run A:
==> flow/design.v (excerpt) <==
module  CED(
	input  clk,
	input  rst,
	input  enable,
	output reg ird,
	input  [7:0] idata,	
	output reg [13:0] iaddr,
	output reg cwr_mag_0,
	output reg [12:0] cdata_mag_wr0,
	output reg crd_mag_0,
	input  [12:0] cdata_mag_rd0,
	output reg [13:0] caddr_mag_0,
	output reg cwr_ang_0,
	output reg [12:0] cdata_ang_wr0,
	output reg crd_ang_0,
	input  [12:0] cdata_ang_rd0,
	output reg [13:0] caddr_ang_0,
	output reg cwr1,
	output reg [12:0] cdata_wr1,
	output reg crd1,
	input  [12:0] cdata_rd1,
	output reg [13:0] caddr_1,
	output reg cwr2,
	output reg [12:0] cdata_wr2,
	output reg [13:0] caddr_2,
	output reg done
);
==> flow/config.mk <==
export PLATFORM = sky130hd
export DESIGN_NAME = CED
export DESIGN_NICKNAME = CED
export VERILOG_FILES = /design/flow/design.v
export SDC_FILE = /design/flow/constraint.sdc
export NUM_CORES = 4
export LEC_CHECK = 0
export CAP_MARGIN = 25
export CELL_PAD_IN_SITES_DETAIL_PLACEMENT = 0
export CELL_PAD_IN_SITES_GLOBAL_PLACEMENT = 1
export CORE_MARGIN = 5
export CORE_UTILIZATION = 62
export GPL_ROUTABILITY_DRIVEN = 1
export HOLD_SLACK_MARGIN = -0.1
export MAX_ROUTING_LAYER = met4
export SETUP_SLACK_MARGIN = 5.0
export SLEW_MARGIN = 20
==> flow/constraint.sdc <==
create_clock -name core_clock -period 90.0 [get_ports {clk}]
set_input_delay 18.0000 -clock core_clock [delete_from_list [all_inputs] [get_ports {clk}]]
set_output_delay 18.0000 -clock core_clock [all_outputs]
set_load 0.01 [all_outputs]
run.sh (not shown) runs the stock make flow with config.mk's settings and CLKGATE_MAP_FILE=.
For run B, these inputs were changed with respect to run A:
Settings: a deleted SETUP_SLACK_MARGIN that had been 5.0; a deleted CELL_PAD_IN_SITES_DETAIL_PLACEMENT that had been 0; a deleted CELL_PAD_IN_SITES_GLOBAL_PLACEMENT that had been 1; a change of CORE_UTILIZATION from 62 to 40; a change of CAP_MARGIN from 25 to 20; a change of HOLD_SLACK_MARGIN from -0.1 to -0.08; a deleted MAX_ROUTING_LAYER that had been met4; a deleted GPL_ROUTABILITY_DRIVEN that had been 1.
[summary]
Run B: PASS, flow complete, no timing, DRC or antenna violations
For the amount of wire on met2 after detailed routing, run B came in about 2.7% higher than run A did.
Compared with run A, in run B met3 layer usage reported by global route has decreased; routing usage on met1 now smaller; met2 demand-to-capacity share in global routing went down 20 points.
[inputs] run C vs run B
Settings: CAP_MARGIN now 25, was 20; CELL_PAD_IN_SITES_GLOBAL_PLACEMENT now 2, previously not set; CORE_UTILIZATION now 71, was 40; HOLD_SLACK_MARGIN now -0.1, was -0.08; SETUP_SLACK_MARGIN now 5.0, previously not set; CELL_PAD_IN_SITES_DETAIL_PLACEMENT now 1, previously not set; MAX_ROUTING_LAYER now met4, previously not set; GPL_ROUTABILITY_DRIVEN now 1, previously not set.
==> comparison <==
Looking at the reports, run B completed the entire flow and the layout it produced met the timing, DRC and antenna checks. Stage in which a tool error killed run C: global placement without I/O. Diff run C..run B | area figure in the yosys stat output | unchanged. Area inside the core boundary went down by more than a quarter going from run B to run C. Run B and run C ended up with nearly the same distinct cell type count after synthesis. Run C -> run B: post-synthesis instance total delta 0, exact match. Status: async set-or-reset flop fraction in the synthesized netlist parity (run B, run C). Relative to run B, run C improves die area. Against run B, y dimension of the die in run C fell by more than 10%. ~same count of flip-flops with a built-in enable after synthesis in run B and run C. Relative to run B, initial core utilization has increased by 31 points in run C. The number of rows created at floorplan reported for run C is smaller than that of run B by 33.
Input-level comparison between run D and run C:
Settings: SETUP_SLACK_MARGIN: 5.0 -> unset; CELL_PAD_IN_SITES_DETAIL_PLACEMENT: 1 -> unset; GPL_ROUTABILITY_DRIVEN: 1 -> unset; CORE_UTILIZATION: 71 -> 40; PLACE_DENSITY: unset -> 0.6; MAX_ROUTING_LAYER: met4 -> unset; CAP_MARGIN: 25 -> 20; HOLD_SLACK_MARGIN: -0.1 -> unset; CORE_MARGIN: 5 -> 2; CELL_PAD_IN_SITES_GLOBAL_PLACEMENT: 2 -> unset; the clock period (ns, I/O delays scaled along): 90.0 -> 111.0.
- Chip height (higher): run D
- Run C and run D ended up with roughly the same synthesized cell count.
- From run C to run D, area fraction in mux cells did not move at all.
- Run D vs run C on die width: run D is the higher one.
- When the final numbers for run C and run D were put side by side, the starting density of the core turned out to be greater in run C.
- Run D vs run C: die footprint up by more than half
- Synthesized area came out exactly the same in run C and run D.
- Run D finished every stage and its layout cleared the timing, DRC and antenna checks.

* * *

v19:
Starting RTL as in the previous note.
Design CED, start of the top module:
module  CED(
	input  clk,
	input  rst,
	input  enable,
	output reg ird,
	input  [7:0] idata,	
	output reg [13:0] iaddr,
	output reg cwr_mag_0,
	output reg [12:0] cdata_mag_wr0,
	output reg crd_mag_0,
	input  [12:0] cdata_mag_rd0,
	output reg [13:0] caddr_mag_0,
	output reg cwr_ang_0,
	output reg [12:0] cdata_ang_wr0,
	output reg crd_ang_0,
	input  [12:0] cdata_ang_rd0,
	output reg [13:0] caddr_ang_0,
	output reg cwr1,
	output reg [12:0] cdata_wr1,
	output reg crd1,
	input  [12:0] cdata_rd1,
	output reg [13:0] caddr_1,
	output reg cwr2,
	output reg [12:0] cdata_wr2,
	output reg [13:0] caddr_2,
	output reg done
);
Settings: LEC_CHECK=0, ABC_AREA=1, CAP_MARGIN=40, CELL_PAD_IN_SITES_DETAIL_PLACEMENT=0, CORE_MARGIN=2, CORE_UTILIZATION=70, CTS_CLUSTER_DIAMETER=269, CTS_CLUSTER_SIZE=40, GPL_ROUTABILITY_DRIVEN=0, GPL_TIMING_DRIVEN=1, HOLD_SLACK_MARGIN=0.27, SETUP_SLACK_MARGIN=-0.37, SLEW_MARGIN=10, TNS_END_PERCENT=55; clock period 63.1 ns.
v19 | ERROR | clock tree synthesis
For v58, these inputs were changed with respect to v19:
Settings: changing HOLD_SLACK_MARGIN from 0.27 to 0.29; changing SETUP_SLACK_MARGIN from -0.37 to 1.92; removing CTS_CLUSTER_DIAMETER (formerly 269); changing the clock period (ns, I/O delays scaled along) from 63.1 to 63.9.
Comparing v19 against v58, there is no change at all in total die size.
Comparing minimum setup slack after placement for v58 and v19, the smaller number came from v19.
Of v58 and v19, the run reporting the higher area after detailed placement was v19.
v58 did not finish: a tool error stopped it during global routing.
Comparing v19 against v58, there is no change at all in number of distinct library cells after synthesis.
Changes in v49 relative to v58:
Settings: putting PLACE_DENSITY_LB_ADDON at 0.18 where nothing was set; swapping 1 for 0 in GPL_TIMING_DRIVEN; swapping 1.92 for -0.37 in SETUP_SLACK_MARGIN; clearing HOLD_SLACK_MARGIN, which used to be 0.29; clearing ABC_AREA, which used to be 1; swapping 2 for 9 in CORE_MARGIN; swapping 70 for 51 in CORE_UTILIZATION; swapping 63.9 for 48.2 in the clock period (ns, I/O delays scaled along).
### Flow results
- Compared with v58, gate count after technology mapping in v49 decreased by more than 10%.
- Compared to v58, v49 has post-synthesis compound-gate area fraction 10 points higher.
- [v49 vs v58] chip area in the Yosys report: higher in v49
- Each of v58 and v49 falls short of a clean finish.
- v58 failed in global routing with GRT-0232.
- Diff v49 and v58: post-detailed-placement half-perimeter wirelength lower in v58
- Compared with v58, v49 shows a fraction of the core area occupied by cells at floorplan that is 19 points lower.
- Diff v58 -> v49 | die area | up by more than half

* * *

## run 1
Starting RTL as in the previous note.
==> flow/config.mk <==
export PLATFORM = sky130hd
export DESIGN_NAME = CED
export DESIGN_NICKNAME = CED
export VERILOG_FILES = /design/flow/design.v
export SDC_FILE = /design/flow/constraint.sdc
export NUM_CORES = 4
export LEC_CHECK = 0
export ABC_AREA = 1
export CAP_MARGIN = 15
export CELL_PAD_IN_SITES_DETAIL_PLACEMENT = 2
export CELL_PAD_IN_SITES_GLOBAL_PLACEMENT = 3
export CORE_MARGIN = 2
export CORE_UTILIZATION = 41
export GPL_ROUTABILITY_DRIVEN = 0
export GPL_TIMING_DRIVEN = 0
export HOLD_SLACK_MARGIN = 0.11
export PLACE_DENSITY_LB_ADDON = 0.25
export SETUP_SLACK_MARGIN = 5.0
export SLEW_MARGIN = 35
export TNS_END_PERCENT = 25
==> flow/constraint.sdc <==
create_clock -name core_clock -period 63.8 [get_ports {clk}]
set_input_delay 12.7600 -clock core_clock [delete_from_list [all_inputs] [get_ports {clk}]]
set_output_delay 12.7600 -clock core_clock [all_outputs]
set_load 0.01 [all_outputs]
Run 1: it failed with a tool error in 3_1_place_gp_skip_io, so there are no final results.
#### Input delta (run 2 over run 1)
Settings: SLEW_MARGIN changed from 35 to 0; HOLD_SLACK_MARGIN removed (was 0.11); CELL_PAD_IN_SITES_GLOBAL_PLACEMENT changed from 3 to 1.
## What came out
Chip area came out exactly the same in run 1 and run 2. Reported for run 1 and run 2, adder-cell share of the synthesized area turned out identical to the last digit. Between run 2 and run 1, the mapped cell area figures differ only marginally. Comparing run 1 with run 2, the summed standard-cell area reported by yosys came out essentially unchanged. Run 2 did not run to completion, as it errored out during 4_1_cts. Initial standard-cell utilization of the core came out exactly the same in run 1 and run 2. Between run 2 and run 1, the share of synthesized cell area in and, or, nand and nor gates does not differ in any meaningful way. Comparing run 2 against run 1, there is no change at all in number of placement rows. Taking run 1 as the reference, in run 2 number of enable flip-flop cells held; share of synthesized area spent on multiplexers held.
#### Input delta (run 3 over run 2)
Settings: a change of SLEW_MARGIN from 0 to 20; a change of CORE_MARGIN from 2 to 5; a deleted PLACE_DENSITY_LB_ADDON that had been 0.25; a change of CELL_PAD_IN_SITES_GLOBAL_PLACEMENT from 1 to 2; a deleted GPL_TIMING_DRIVEN that had been 0; a deleted SETUP_SLACK_MARGIN that had been 5.0; a change of CORE_UTILIZATION from 41 to 40; a deleted TNS_END_PERCENT that had been 25; a deleted ABC_AREA that had been 1; a deleted GPL_ROUTABILITY_DRIVEN that had been 0; an added HOLD_SLACK_MARGIN of -0.08; a change of the clock period (ns, I/O delays scaled along) from 63.8 to 90.0.
Notes after the runs:
Run 3 went all the way through the flow, and no timing, DRC or antenna check failed. Run 3: number of library cell types mapped by synthesis 38 above run 2. In run 3 relative to run 2, synthesized cell count had gone down by more than 10%. Higher area fraction in xor and xnor cells goes to run 2 over run 3. Looking only at worst-case setup slack after placement, and setting everything else aside, the higher value of run 2 and run 3 goes to run 3. Between run 2 and run 3, the flow reports synthesized area increasing slightly.
Inputs modified between run 3 and run 4:
Settings: changing CAP_MARGIN from 15 to 20; removing HOLD_SLACK_MARGIN (formerly -0.08); changing CORE_UTILIZATION from 40 to 62; changing CORE_MARGIN from 5 to 2; removing CELL_PAD_IN_SITES_DETAIL_PLACEMENT (formerly 2); setting PLACE_DENSITY to 0.6 for the first time; removing CELL_PAD_IN_SITES_GLOBAL_PLACEMENT (formerly 2); changing the clock period (ns, I/O delays scaled along) from 90.0 to 85.2.
Notes after the runs:
Result for run 4 and run 3: all clean
Run 4 does better than run 3 on worst setup slack.
Data required time at the worst endpoint | run 4 below run 3
Via count improves in run 4 relative to run 3.
Compared to run 3, run 4 has number of cells on the critical path about 1.2% lower.
Row growth of design area from synthesis to finish: run 4 lower / run 3 higher
Run 4 and run 3 ended up with roughly the same share of final layout cell area taken by clock buffers and inverters.
Run 4 against run 3: combinational gate area saw little to no change; chip width saw a decrease.
Inputs modified between run 4 and run 5:
Settings: CTS_CLUSTER_DIAMETER now 253, previously not set; CORE_UTILIZATION now 66, was 62; HOLD_SLACK_MARGIN now -0.1, previously not set; CTS_CLUSTER_SIZE now 61, previously not set; ABC_AREA now 1, previously not set; the clock period (ns, I/O delays scaled along) now 60.7, was 85.2.
Notes after the runs:
The log for run 5 ends in 5_1_grt with error GRT-0116, so the run never completed. Area after synthesis, run 5 vs run 4: down slightly. Chip area from the yosys synthesis statistics: run 5 and run 4 compared, higher one is run 4. Taking run 5 over run 4, the cell resize tally after clock tree synthesis ratio works out to 6.9. Placer's final routability congestion estimate is higher on run 5. On fraction of the mapped netlist area in adder cells, run 5 and run 4 are basically level. Relative to run 4, synthesized cell count has increased by 1001 in run 5.
Relative to run 5, the following input files were edited for run 6:
Settings: CTS_CLUSTER_SIZE changed from 61 to 99; PLACE_DENSITY changed from 0.6 to 0.38; CORE_UTILIZATION changed from 66 to 72; CTS_CLUSTER_DIAMETER changed from 253 to 359; HOLD_SLACK_MARGIN removed (was -0.1); the clock period (ns, I/O delays scaled along) changed from 60.7 to 34.4.
--- outcome ---
Run status, run 6: aborted in 4_1_cts, error DPL-0038. For core area, dividing the value from run 6 by the value from run 5 gives 0.910. Side by side, half-perimeter wire length after detailed placement turned out higher in run 6 than in run 5. From run 5 to run 6 the numbers moved as follows: boundary pin count flat; initial core utilization has increased; worst slack after detailed placement decreased 30.39 ns; weighted congestion at the end of routability-driven global placement climbed about 0.9%. Compared to run 5, run 6 has number of cell rows 4.9% lower. Compare run 5 and run 6 | die area lower: run 6.

* * *

CED again, from the RTL that the note above started with.
make LEC_CHECK=0 ABC_AREA=1 CAP_MARGIN=20 CORE_MARGIN=2 CORE_UTILIZATION=72 CTS_CLUSTER_DIAMETER=359 CTS_CLUSTER_SIZE=99 PLACE_DENSITY_LB_ADDON=0.09 SLEW_MARGIN=20 finish   # period 34.4 ns
The baseline did not get past clock tree synthesis.
Edit:
--- a/flow/config.mk
+++ b/flow/config.mk
@@ -10,6 +10,4 @@
 export CORE_MARGIN = 2
-export CORE_UTILIZATION = 72
-export CTS_CLUSTER_DIAMETER = 359
-export CTS_CLUSTER_SIZE = 99
-export PLACE_DENSITY_LB_ADDON = 0.09
+export CORE_UTILIZATION = 50
+export PLACE_DENSITY = 0.6
 export SLEW_MARGIN = 20
==> flow/constraint.sdc (replaced) <==
create_clock -name core_clock -period 83.2 [get_ports {clk}]
set_input_delay 16.6400 -clock core_clock [delete_from_list [all_inputs] [get_ports {clk}]]
set_output_delay 16.6400 -clock core_clock [all_outputs]
set_load 0.01 [all_outputs]
With this change the flow produced a clean layout.
Synthesized area is unchanged.
Die size went up by 43%.
Synthesized cell count stays the same.
Edit:
--- a/flow/config.mk
+++ b/flow/config.mk
@@ -10,3 +10,3 @@
 export CORE_MARGIN = 2
-export CORE_UTILIZATION = 50
+export CORE_UTILIZATION = 72
 export PLACE_DENSITY = 0.6
==> flow/constraint.sdc (replaced) <==
create_clock -name core_clock -period 124.0 [get_ports {clk}]
set_input_delay 24.8000 -clock core_clock [delete_from_list [all_inputs] [get_ports {clk}]]
set_output_delay 24.8000 -clock core_clock [all_outputs]
set_load 0.01 [all_outputs]
Effect: Setup slack improves by 25 ns; non-clock buffer count goes down by 60; wire length goes down by 1.7%; final area goes down by 3.2%.

* * *

Setup of north:
Starting RTL as in the previous note.
Settings: LEC_CHECK=0, ABC_AREA=1, CAP_MARGIN=0, CELL_PAD_IN_SITES_DETAIL_PLACEMENT=1, CORE_MARGIN=2, CORE_UTILIZATION=40, GPL_TIMING_DRIVEN=0, PLACE_DENSITY=0.6, SLEW_MARGIN=20; clock period 90.0 ns.
north finished every stage and its layout cleared the timing, DRC and antenna checks.
diff inputs: north => south
Settings: clearing GPL_TIMING_DRIVEN, which used to be 0; putting MAX_ROUTING_LAYER at met4 where nothing was set; clearing ABC_AREA, which used to be 1; swapping 0 for 25 in CAP_MARGIN; swapping 1 for 0 in CELL_PAD_IN_SITES_DETAIL_PLACEMENT; putting GPL_ROUTABILITY_DRIVEN at 1 where nothing was set; swapping 40 for 62 in CORE_UTILIZATION; clearing PLACE_DENSITY, which used to be 0.6; putting SETUP_SLACK_MARGIN at 5.0 where nothing was set; putting CELL_PAD_IN_SITES_GLOBAL_PLACEMENT at 1 where nothing was set; putting CORE_ASPECT_RATIO at 0.51 where nothing was set; putting CTS_CLUSTER_SIZE at 17 where nothing was set; swapping 2 for 5 in CORE_MARGIN.
### Flow results
After detailed routing, north needs less wire than south.
[compare] base=north new=south: area of the core -35%; proportion of cell area spent on the clock network -1.0 points; number of global-route vias before repair -14%; worst path buffer plus inverter count -about 70%; post-layout instance area -about 0.9%.
south against north: non-clock buffer count moved down.
Against north, south comes in 3200 um lower on first-pass GRT wire length.
Summary of the comparison: number of fill cells is lower in south, relative to north.
Detailed route, south vs north: via total higher for south
Edits applied to the flow inputs when going from south to east:
Settings: TNS_END_PERCENT: unset -> 25; GPL_ROUTABILITY_DRIVEN: 1 -> 0; CELL_PAD_IN_SITES_DETAIL_PLACEMENT: 0 -> 1; CAP_MARGIN: 25 -> 15; MAX_ROUTING_LAYER: met4 -> unset; GPL_TIMING_DRIVEN: unset -> 0; CORE_UTILIZATION: 62 -> 41; PLACE_DENSITY: unset -> 0.6; CORE_ASPECT_RATIO: 0.51 -> unset; CTS_CLUSTER_SIZE: 17 -> unset; ABC_AREA: unset -> 1; CORE_MARGIN: 5 -> 2.
==> results <==
- east reached the end of the flow, and the finished layout is clean on the timing, DRC and antenna checks.
- The final period utilization of east falls short of that of south by 4.0 points.
- On synthesized area, south loses to east.
- Per the comparison of east with south, clock buffer and inverter area fraction after layout picked up an extra 0.94 points; number of post-CTS setup repair buffers lost 10.
- east against south: clock slew at the register clock pins of the worst setup and hold paths moved down, chip area in the Yosys report fell by about 1%, number of clock buffers inserted by TritonCTS increased by 14 relative to the old numbers.
### east -> west
Settings: PLACE_DENSITY no longer set, was 0.6; CORE_UTILIZATION now 71, was 41; MAX_ROUTING_LAYER now met4, previously not set; HOLD_SLACK_MARGIN now -0.08, previously not set; TNS_END_PERCENT no longer set, was 25; CELL_PAD_IN_SITES_GLOBAL_PLACEMENT now 2, was 1; GPL_TIMING_DRIVEN no longer set, was 0; CAP_MARGIN now 25, was 15; SETUP_SLACK_MARGIN now 0.48, was 5.0; ABC_AREA no longer set, was 1; CORE_MARGIN now 5, was 2.
Results
Seen in the log of west: GPL-0301 during global placement without I/O, after which the run never completed. When west is measured against east, its synthesized area divided by synthesized cell count turns out about 16% higher. In west the area share of and-or/or-and cells after synthesis turned out 10 points higher than in east. Die area: west vs east down 39%. Yosys stat chip area ends up lower on east. Area of the core region (west vs. east) decreases by more than a quarter. Between east and west, the flow reports cell count after synthesis decreasing by more than 10%. Compared with east, west shows a multiplexer share of the synthesized area that is 3.0 points higher.
Changes in middle relative to west:
Settings: PLACE_DENSITY: unset -> 0.6; MAX_ROUTING_LAYER: met4 -> unset; CELL_PAD_IN_SITES_GLOBAL_PLACEMENT: 2 -> unset; CORE_UTILIZATION: 71 -> 66; CAP_MARGIN: 25 -> 20; SETUP_SLACK_MARGIN: 0.48 -> unset; HOLD_SLACK_MARGIN: -0.08 -> unset; GPL_ROUTABILITY_DRIVEN: 0 -> unset; CELL_PAD_IN_SITES_DETAIL_PLACEMENT: 1 -> unset; CORE_MARGIN: 5 -> 2; ABC_AREA: unset -> 1; the clock period (ns, I/O delays scaled along): 90.0 -> 75.3.
--- outcome ---
The portion of the post-synthesis area used by sequential elements in middle was higher than what west gave.
Comparing west with middle, the area share of fa/ha/maj cells after synthesis came out essentially unchanged.
Comparing share of cell area taken by muxes after synthesis for middle and west, the smaller number came from middle.
middle vs. west: complex-gate fraction of the synthesized area lower; average cell area after synthesis fell about 14%; number of instances in the synthesized netlist saw an increase; post-synthesis cell count from yosys rose by 1001; total die size picked up an extra about 2%.
Compared with west, in middle area after synthesis went down about 1%; floorplan utilization went down 4.9 points.
middle finished end to end and its layout was clean on timing, DRC and antenna.
